// GameModeEazy
module GameModeEazy(
input wire clk,
input wire rst,
input wire load,
input wire [63:0] load_board,
input wire [3:0]btn,
input wire [3:0]mode,
output wire [63:0] num,
output wire [15:0] judge
    );
reg [63:0] num_reg; 
reg [63:0] num_reg_last;
reg [3:0]position_reg;
reg [1:0]count;
assign num = num_reg;
judge m0(.num(num),.judge(judge));
always @ (posedge clk)
if (rst) begin
	num_reg = 64'b0001000000000000000000000000000000000000000000000000000000010000;
	count = 2'b00;
end
else if (load) begin
	num_reg = load_board;
end
else if (mode==4'b0011) begin
	if (count==2'b11) count=2'b00; else count=count+1'b1;
	num_reg_last=num_reg;
		if (btn[0]==1)
		begin		
			if (num_reg[3:0]==4'b0000)
				begin
					num_reg[3:0]=num_reg[19:16];
					num_reg[19:16]=4'b0000;
				end
			if (num_reg[7:4]==4'b0000)
				begin
					num_reg[7:4]=num_reg[23:20];
					num_reg[23:20]=4'b0000;
				end	
			if (num_reg[11:8]==4'b0000)
				begin
					num_reg[11:8]=num_reg[27:24];
  ...
Size in the first run: roughly 69 flip-flops, roughly 160 I/O pins.
make LEC_CHECK=0 CAP_MARGIN=20 CORE_MARGIN=2 CORE_UTILIZATION=72 CTS_CLUSTER_SIZE=91 GPL_ROUTABILITY_DRIVEN=1 PLACE_DENSITY_LB_ADDON=0.22 SETUP_SLACK_MARGIN=3.85 SLEW_MARGIN=20 TNS_END_PERCENT=5 finish   # period 13.4 ns
run.sh (not shown) runs the stock make flow with config.mk's settings and CLKGATE_MAP_FILE=.
The starting point did not get past detailed placement, error DPL-0038.
==> next run, changes <==
- CORE_UTILIZATION: 72 -> 45
- CTS_CLUSTER_SIZE: 91 -> unset
- PLACE_DENSITY_LB_ADDON: 0.22 -> unset
- SETUP_SLACK_MARGIN: 3.85 -> unset
- TNS_END_PERCENT: 5 -> unset
- clock period: 13.4 -> 22.0 ns (I/O delays scaled with it)
The new run finished but failed the layout checks on setup timing.
Synthesized area is unchanged.
Die area came out higher by 59%.
Synthesized cell count is unchanged.
==> next run, changes <==
- CORE_UTILIZATION: 45 -> 27
- GPL_ROUTABILITY_DRIVEN: 1 -> unset
- HOLD_SLACK_MARGIN: unset -> -0.09
- clock period: 22.0 -> 28.0 ns (I/O delays scaled with it)
The new run completed without violations; register-to-register slack gets better by 3.8 ns; clock-buffer cell count shrinks by 2; setup slack improved by 3.7 ns; sequential cell count is unchanged; area after synthesis does not change.

* * *

## job 977
Starting RTL as in the previous note.
make LEC_CHECK=0 CAP_MARGIN=20 CORE_MARGIN=2 CORE_UTILIZATION=28 GPL_ROUTABILITY_DRIVEN=1 SLEW_MARGIN=20 finish   # period 33.1 ns
Job 977 closes out successfully: all stages finished, all timing, DRC and antenna checks passed.
## Diff of input files: job 3221 against job 977
- CORE_UTILIZATION changed from 28 to 58
- the clock period (ns, I/O delays scaled along) changed from 33.1 to 21.9
==> results <==
Job 3221 did not run to completion, as it errored out during 5_1_grt. Delta (job 3221 minus job 977): vertical die dimension now smaller, horizontal extent of the die now smaller, count of cells resized by post-cts repair now larger, placed wire-length estimate now smaller. Comparing job 3221 with job 977, the total standard cell area after synthesis came out essentially unchanged.
Inputs modified between job 3221 and job 855:
- swapping 58 for 50 in CORE_UTILIZATION
- swapping 21.9 for 24.2 in the clock period (ns, I/O delays scaled along)
==> results <==
The flow completed for job 855, but it is not clean: the layout still shows setup timing. Job 3221 is listed as incomplete: the tool reported an error in 5_1_grt and the run ended there. Die size: job 855 exceeds job 3221. Job 855 ends up with a die span in x that is 7.6% higher than in job 3221. Where post-place setup slack is concerned, job 3221 is outperformed by job 855. Count of H-tree levels built during CTS came out exactly the same in job 855 and job 3221. Half-perimeter wire length of the detailed placement result sits lower in job 855 than in job 3221. Job 855 against job 3221; number of gates given a new drive strength after cts is down by more than half. From job 3221 to job 855, distinct cell type count of the synthesized netlist did not move at all. In job 855 the placed instance count turned out about 11% lower than in job 3221. Looking only at count of standard-cell rows, and setting everything else aside, the lower value of job 855 and job 3221 goes to job 3221. Note that the post-place instance area recorded for job 855 amounts to 0.860 times the value seen in job 3221.
Input changes introduced in job 6642 (baseline for comparison: job 855):
- TNS_END_PERCENT now 15, previously not set
- ABC_AREA now 1, previously not set
- the clock period (ns, I/O delays scaled along) now 16.5, was 24.2
[summary]
Job 6642 finished all stages; layout check result: FAIL, due to setup timing. Of job 6642 and job 855, the higher number of cells on the worst reg-to-reg path belongs to job 6642. For the total number of vias, job 6642 came in 10600 lower than job 855 did. In job 6642 relative to job 855, die boundary height had gone down by a little under 10%. Area of the synthesized netlist per yosys stat (job 6642 vs. job 855) decreases by more than 10%. Summary of job 6642 over job 855: sequential fraction of the synthesis area now larger, flip-flop count has remained practically unchanged. For job 6642, the top logic cell family in the synthesized netlist was simple AND/OR/NAND/NOR gates, unlike job 855, where it was AND-OR/OR-AND gates. From job 6642 to job 855, I/O pin count did not move at all. Taking job 6642 as 1.0, job 855 lands at 1.11 on die span in x.
